## job 102
// arm_core
module arm_core (
    input         clk,
    input         rst,
    output [7:0]  imem_addr,
    input  [31:0] imem_data,
    output [5:0]  dmem_addr,
    output [31:0] dmem_wdata,
    output        dmem_we,
    input  [31:0] dmem_rdata,
    output        wb_en,
    output [3:0]  wb_dest,
    output [31:0] wb_value
);
  wire [31:0] IF_stage_pc_out;
  wire [31:0] IF_stage_instruction_out;
  wire [31:0] branch_address;
  wire EXE_stage_B_out;
  wire hazard_detected;
  IF_Stage IF_Stage_Inst (
    .clk(clk),
    .rst(rst),
    .freeze(hazard_detected),
    .Branch_taken(EXE_stage_B_out),
    .BranchAddr(branch_address),
    .imem_data(imem_data),
    .PC(IF_stage_pc_out),
    .Instruction(IF_stage_instruction_out)
  );
  assign imem_addr = IF_stage_pc_out[7:0];
  wire [31:0] IF_reg_pc_out;
  wire [31:0] IF_reg_instruction_out;
  IF_Stage_Reg IF_Reg_Inst (
    .clk(clk),
    .rst(rst),
    .freeze(hazard_detected),
    .flush(EXE_stage_B_out),
    .PC_in(IF_stage_pc_out),
    .Instruction_in(IF_stage_instruction_out),
    .PC(IF_reg_pc_out),
    .Instruction(IF_reg_instruction_out)
  );
  wire [3:0]  ID_stage_reg_file_dst;
  wire [3:0]  ID_stage_reg_file_src1, ID_stage_reg_file_src2;
  wire [31:0] ID_stage_val_Rn, ID_stage_val_Rm;
  wire [23:0] ID_stage_signed_immediate;
  wire [11:0] ID_stage_shifter_operand;
  wire [3:0]  ID_stage_EX_command_out;
  wire [3:0]  status;
  wire ID_stage_mem_read_out, ID_stage_mem_write_out, ID_stage_WB_en_out,
       ID_stage_Imm_out, ID_stage_B_out, ID_stage_SR_update_out;
  wire [3:0]  WB_Stage_dst_out;
  wire [31:0] WB_Value;
  wire WB_Stage_WB_en_out;
  wire has_src1;
  ID_Stage ID_Stage_Inst (
    .clk(clk),
    .rst(rst),
    .hazard(hazard_detected),
    .Instruction(IF_reg_instruction_out),
    .Dest_wb(WB_Stage_dst_out),
    .Result_WB(WB_Value),
    .writeBackEn(WB_Stage_WB_en_out),
    .SR(status),
    .Dest(ID_stage_reg_file_dst),
    .Val_Rn(ID_stage_val_Rn), .Val_Rm(ID_stage_val_Rm),
    .Signed_imm_24(ID_stage_signed_immediate),
    .Shift_operand(ID_stage_shifter_operand),
    .EXE_CMD(ID_stage_EX_command_out),
    .MEM_R_EN(ID_stage_mem_read_out), .MEM_W_EN(ID_stage_mem_write_out),
    .WB_EN(ID_stage_WB_en_out),
    .imm(ID_stage_Imm_out),
    .B(ID_stage_B_out),
    .S(ID_stage_SR_update_out),
    .Two_src(has_src1),
    .src1(ID_stage_reg_file_src1),
    .src2(ID_stage_reg_file_src2)
  );
  ...
export LEC_CHECK = 0
export CAP_MARGIN = 20
export CELL_PAD_IN_SITES_DETAIL_PLACEMENT = 0
export CORE_MARGIN = 2
export CORE_UTILIZATION = 72
export CTS_CLUSTER_DIAMETER = 229
export CTS_CLUSTER_SIZE = 61
export GPL_ROUTABILITY_DRIVEN = 1
export GPL_TIMING_DRIVEN = 1
export MAX_ROUTING_LAYER = met4
export SLEW_MARGIN = 20
create_clock -name core_clock -period 13.3 [get_ports {clk}]
run.sh (not shown) runs the stock make flow with config.mk's settings and CLKGATE_MAP_FILE=.
Status: job 102 FAILED at 5_1_grt (tool error)
diff inputs: job 102 => job 104
diff --git a/flow/config.mk b/flow/config.mk
--- a/flow/config.mk
+++ b/flow/config.mk
@@ -9,5 +9,5 @@
 export CELL_PAD_IN_SITES_DETAIL_PLACEMENT = 0
 export CORE_MARGIN = 2
-export CORE_UTILIZATION = 72
+export CORE_UTILIZATION = 66
 export CTS_CLUSTER_DIAMETER = 229
 export CTS_CLUSTER_SIZE = 61
@@ -15,3 +15,5 @@
 export GPL_TIMING_DRIVEN = 1
 export MAX_ROUTING_LAYER = met4
+export SETUP_SLACK_MARGIN = -0.64
 export SLEW_MARGIN = 20
+export TNS_END_PERCENT = 5
==> flow/constraint.sdc <==
create_clock -name core_clock -period 11.0 [get_ports {clk}]
set_input_delay 2.2000 -clock core_clock [delete_from_list [all_inputs] [get_ports {clk}]]
set_output_delay 2.2000 -clock core_clock [all_outputs]
set_load 0.01 [all_outputs]
## What came out
- Job 104: ODB-0269 in 5_1_grt -> run aborted
- Taking job 102 as the reference point, the number of placement rows of job 104 rises by 5.
- Looking at overall die area across job 104 and job 102, the one that comes out lower is job 102.
- Of job 104 and job 102, it is job 104 that has the higher number of gates given a new drive strength after cts.
- Reported for job 104 and job 102, total clock sinks turned out identical to the last digit.
- Diff job 102 -> job 104: post-placement setup slack went down 1.10 ns, die extent in x grew by 4.4%, count of flip-flops with a built-in enable after synthesis ~0 delta, total CTS buffers climbed 1.

========
## ember
Starting RTL as in the previous note.
==> flow/config.mk <==
export PLATFORM = sky130hd
export DESIGN_NAME = arm_core
export DESIGN_NICKNAME = arm_core
export VERILOG_FILES = /design/flow/design.v
export SDC_FILE = /design/flow/constraint.sdc
export NUM_CORES = 4
export LEC_CHECK = 0
export ABC_AREA = 1
export CAP_MARGIN = 20
export CORE_MARGIN = 2
export CORE_UTILIZATION = 62
export CTS_CLUSTER_DIAMETER = 385
export CTS_CLUSTER_SIZE = 99
export PLACE_DENSITY = 0.38
export SETUP_SLACK_MARGIN = -0.77
export SLEW_MARGIN = 20
==> flow/constraint.sdc <==
create_clock -name core_clock -period 8.91 [get_ports {clk}]
set_input_delay 1.7820 -clock core_clock [delete_from_list [all_inputs] [get_ports {clk}]]
set_output_delay 1.7820 -clock core_clock [all_outputs]
set_load 0.01 [all_outputs]
ember never completed, since it errored out during global routing.
Inputs modified between ember and sierra:
- CTS_CLUSTER_DIAMETER no longer set, was 385
- CORE_UTILIZATION now 64, was 62
- CTS_CLUSTER_SIZE no longer set, was 99
- PLACE_DENSITY no longer set, was 0.38
- ABC_AREA no longer set, was 1
- SETUP_SLACK_MARGIN now 3.31, was -0.77
- the clock period (ns, I/O delays scaled along) now 12.0, was 8.91
Results
sierra did not finish: a tool error stopped it during global routing. Per the comparison of sierra with ember, post-cts gate resize count shows an increase of 258, floorplan net count went down, count of flip-flops with a built-in enable after synthesis flat, post-synthesis instance area went down by about 2.5%. Diff ember -> sierra | area figure in the yosys stat output | down by a few percent. Width of the die, ember and sierra: lower on sierra. [compare] base=ember new=sierra: die area went down by 5.4%, synthesized cell count fell by 1946, total clock buffers created by CTS shows an increase of 71. Of ember and sierra, the run reporting the higher area fraction in full adders, half adders and majority gates was sierra.

========
Starting RTL as in the previous note.
==> flow/config.mk <==
export PLATFORM = sky130hd
export DESIGN_NAME = arm_core
export DESIGN_NICKNAME = arm_core
export VERILOG_FILES = /design/flow/design.v
export SDC_FILE = /design/flow/constraint.sdc
export NUM_CORES = 4
export LEC_CHECK = 0
export CAP_MARGIN = 20
export CORE_MARGIN = 2
export CORE_UTILIZATION = 58
export HOLD_SLACK_MARGIN = -0.08
export SETUP_SLACK_MARGIN = -0.42
export SLEW_MARGIN = 20
export TNS_END_PERCENT = 5
==> flow/constraint.sdc <==
create_clock -name core_clock -period 10.8 [get_ports {clk}]
set_input_delay 2.1600 -clock core_clock [delete_from_list [all_inputs] [get_ports {clk}]]
set_output_delay 2.1600 -clock core_clock [all_outputs]
set_load 0.01 [all_outputs]
The baseline reached the layout checks and failed them: setup timing.
Change:
Settings changed: CTS_CLUSTER_DIAMETER set to 297, HOLD_SLACK_MARGIN -0.08 to unset, SETUP_SLACK_MARGIN -0.42 to 2.33.
Clock period 10.8 ns to 9.25 ns, I/O delays scaled along.
The changed run did not get past 5_1_grt.
Die area stays the same.
Synthesized cell count stays the same.
Area after synthesis is unchanged.
